==> flow/design.v (excerpt) <==
module axi_timer_counter_top #(
  parameter AXI_ADDR_BW_p = 12     
) (
  input logic  clk,
  input logic  rst_n,
  input logic [AXI_ADDR_BW_p-1:0] i_axi_awaddr,
  input logic  i_axi_awvalid,
  input logic [31:0] i_axi_wdata,
  input logic i_axi_wvalid,
  input logic i_axi_bready,
  input logic [AXI_ADDR_BW_p-1:0] i_axi_araddr,
  input logic i_axi_arvalid,
  input logic i_axi_rready,
  output logic o_axi_awready,
  output logic o_axi_wready,
  output logic [1:0] o_axi_bresp,
  output logic o_axi_bvalid,
  output logic o_axi_arready,
  output logic [31:0] o_axi_rdata,
  output logic [1:0] o_axi_rresp,
  output logic o_axi_rvalid,
  output logic o_cnt0_done,
  output logic o_cnt1_done
);
Size: roughly 1600 cells after synthesis, ~290 flip-flops.
Settings: LEC_CHECK=0, ABC_AREA=0, CAP_MARGIN=20, CORE_MARGIN=2, CORE_UTILIZATION=68, CTS_CLUSTER_DIAMETER=88, CTS_CLUSTER_SIZE=15, HOLD_SLACK_MARGIN=-0.09, SETUP_SLACK_MARGIN=0.76, SLEW_MARGIN=20; clock period 3.07 ns.
run.sh (not shown) runs the stock make flow with config.mk's settings and CLKGATE_MAP_FILE=.
The baseline died in 5_1_grt on ODB-0269.
Change:
- ABC_AREA: 0 -> unset
- CORE_UTILIZATION: 68 -> 62
- CTS_CLUSTER_DIAMETER: 88 -> unset
- CTS_CLUSTER_SIZE: 15 -> 100
- HOLD_SLACK_MARGIN: -0.09 -> unset
- SETUP_SLACK_MARGIN: 0.76 -> unset
- clock period: 3.07 -> 3.35 ns (I/O delays scaled with it)
After rerunning:
- The changed run completed with no timing, DRC or antenna violations
- synthesized area does not change
- synthesized cell count stays the same
- die size goes up by roughly a tenth

---

Starting RTL as in the previous note.
Settings: LEC_CHECK=0, CAP_MARGIN=20, CELL_PAD_IN_SITES_DETAIL_PLACEMENT=2, CELL_PAD_IN_SITES_GLOBAL_PLACEMENT=3, CORE_ASPECT_RATIO=1.81, CORE_MARGIN=2, CORE_UTILIZATION=29, CTS_CLUSTER_DIAMETER=396, GPL_ROUTABILITY_DRIVEN=0, HOLD_SLACK_MARGIN=-0.06, MAX_ROUTING_LAYER=met4, PLACE_DENSITY_LB_ADDON=0.17, SLEW_MARGIN=20, TNS_END_PERCENT=30; clock period 2.75 ns.
The starting point finished but fails on negative setup slack.
Rerun with:
Settings changed: CELL_PAD_IN_SITES_DETAIL_PLACEMENT 2 to default, CELL_PAD_IN_SITES_GLOBAL_PLACEMENT 3 to default, CORE_ASPECT_RATIO 1.81 to default, CORE_UTILIZATION 29 to 52, CTS_CLUSTER_DIAMETER 396 to default, GPL_ROUTABILITY_DRIVEN 0 to default, HOLD_SLACK_MARGIN -0.06 to default, MAX_ROUTING_LAYER met4 to default, PLACE_DENSITY_LB_ADDON 0.17 to default, TNS_END_PERCENT 30 to default.
Clock period 2.75 ns to 3.81 ns, I/O delays scaled along.
Effect:
- Now the flow finished with timing, DRC and antenna clean
- synthesized cell count stays the same
- area after synthesis does not change
- first-iteration DRC count went up by 130%
- power is lower by 29%

---

Setup of build 85:
axi_timer_counter_top again, from the RTL that the note above started with.
Design axi_timer_counter_top, start of the top module:
module axi_timer_counter_top #(
  parameter AXI_ADDR_BW_p = 12     
) (
  input logic  clk,
  input logic  rst_n,
  input logic [AXI_ADDR_BW_p-1:0] i_axi_awaddr,
  input logic  i_axi_awvalid,
  input logic [31:0] i_axi_wdata,
  input logic i_axi_wvalid,
  input logic i_axi_bready,
  input logic [AXI_ADDR_BW_p-1:0] i_axi_araddr,
  input logic i_axi_arvalid,
  input logic i_axi_rready,
  output logic o_axi_awready,
  output logic o_axi_wready,
  output logic [1:0] o_axi_bresp,
  output logic o_axi_bvalid,
  output logic o_axi_arready,
  output logic [31:0] o_axi_rdata,
  output logic [1:0] o_axi_rresp,
  output logic o_axi_rvalid,
  output logic o_cnt0_done,
  output logic o_cnt1_done
);
Settings: LEC_CHECK=0, CAP_MARGIN=5, CORE_MARGIN=2, CORE_UTILIZATION=69, CTS_CLUSTER_SIZE=17, SETUP_SLACK_MARGIN=0.74, SLEW_MARGIN=20; clock period 2.59 ns.
Status: build 85 FAILED at clock tree synthesis (4_1_cts) (tool error)
Input changes introduced in build 75 (baseline for comparison: build 85):
Settings: CTS_CLUSTER_SIZE no longer set, was 17; SETUP_SLACK_MARGIN no longer set, was 0.74; CORE_UTILIZATION now 40, was 69; CAP_MARGIN now 20, was 5; the clock period (ns, I/O delays scaled along) now 5.0, was 2.59.
### Flow results
Comparing build 75 and build 85, the higher worst setup slack before clock tree synthesis was measured on build 75.
Build 85 → build 75: chip footprint climbed 70%; post-synthesis share of cell area spent on xor and xnor gates barely changed; synthesized cell count barely changed.
Relative to build 85, the die height of build 75 is higher by 31%.
Horizontal die dimension, build 75 and build 85: smaller value in build 85
Build 85 never completed; the flow aborted with a tool error in clock tree synthesis (4_1_cts).
Build 75 completed; timing, DRC and antenna clean
#### Input delta (build 78 over build 75)
Settings: CELL_PAD_IN_SITES_DETAIL_PLACEMENT now 2, previously not set; CORE_UTILIZATION now 29, was 40; TNS_END_PERCENT now 30, previously not set; MAX_ROUTING_LAYER now met4, previously not set; CELL_PAD_IN_SITES_GLOBAL_PLACEMENT now 3, previously not set.
## What came out
Comparing build 75 and build 78, the higher number of vias per cell after detailed routing was measured on build 75.
Looking only at share of the final layout cell area in sequential cells, and setting everything else aside, the lower value of build 75 and build 78 goes to build 78.
Of build 75 and build 78, the higher smallest setup slack after layout belongs to build 78.
As of build 78, total power had risen by a little under 10% compared to build 75.
Compared to build 75, build 78 leaves more free space in the core.
Comparing number of DRC markers after the initial detailed-route iteration for build 75 and build 78, the smaller number came from build 78.
Here is what was changed in the inputs of build 81 compared with build 78.
Settings: removing MAX_ROUTING_LAYER (formerly met4); removing CELL_PAD_IN_SITES_DETAIL_PLACEMENT (formerly 2); changing CORE_UTILIZATION from 29 to 66; removing CELL_PAD_IN_SITES_GLOBAL_PLACEMENT (formerly 3); removing TNS_END_PERCENT (formerly 30); changing the clock period (ns, I/O delays scaled along) from 5.0 to 2.49.
## What came out
- For build 81, the flow was terminated by a tool error in global routing (5_1_grt) and produced no final design.
- Measured against each other, build 78 and build 81 differ in final weighted congestion in routability-driven placement, the lower figure coming from build 78.
- Relative to build 78, the number of clock buffers inserted by TritonCTS measured on build 81 has decreased by more than 10%.
- When build 81 is set beside build 78, its total of cells resized after clock tree synthesis turns out to be 118 larger.
- Gate count of the mapped netlist: build 78 vs build 81 identical
- When the final numbers for build 78 and build 81 were put side by side, the overall die width turned out to be greater in build 78.
- Note that the area of the die recorded for build 78 amounts to 2.2 times the value seen in build 81.
- Where core outline area is concerned, build 78 is outperformed by build 81.
Modified inputs, build 28 compared to build 81
Settings: an added SETUP_SLACK_MARGIN of -0.25; a change of CORE_UTILIZATION from 66 to 69; an added CTS_CLUSTER_SIZE of 17; a change of the clock period (ns, I/O delays scaled along) from 2.49 to 3.29.
Results
No crash in build 28: every stage finished, but the layout fails its final checks due to setup timing. Build 28 vs build 81 on worst setup slack before clock tree synthesis: build 28 is the higher one. The HPWL after detailed placement of build 28 was superior to that of build 81. On build 28: area of the core is 950 um^2 lower than what build 81 gave. Build 28 ended up with a lower placed cell area than build 81 did.
Relative to build 28, the following input files were edited for build 98:
Settings: a deleted SETUP_SLACK_MARGIN that had been -0.25; a deleted CTS_CLUSTER_SIZE that had been 17; a change of CORE_UTILIZATION from 69 to 40; a change of the clock period (ns, I/O delays scaled along) from 3.29 to 3.51.
### Flow results
Build 98 has completed all stages; timing, DRC and antenna checks passed. Number of enable flip-flop cells came out exactly the same in build 28 and build 98. Delta (build 98 minus build 28): number of levels the H-tree was split into now sits higher, share of total power in the clock network increased by 2.8 points relative to the old numbers, worst setup slack rose 0.12 ns. The die of build 98 is larger than the one used in build 28. The higher part of the total power dissipated in combinational logic of build 28 and build 98 is in build 28. NOTE: number of buffers outside the clock class in the layout in build 98 exceeds that of build 28.
Power figures rest on the tool's default switching activity, not on a simulated workload.
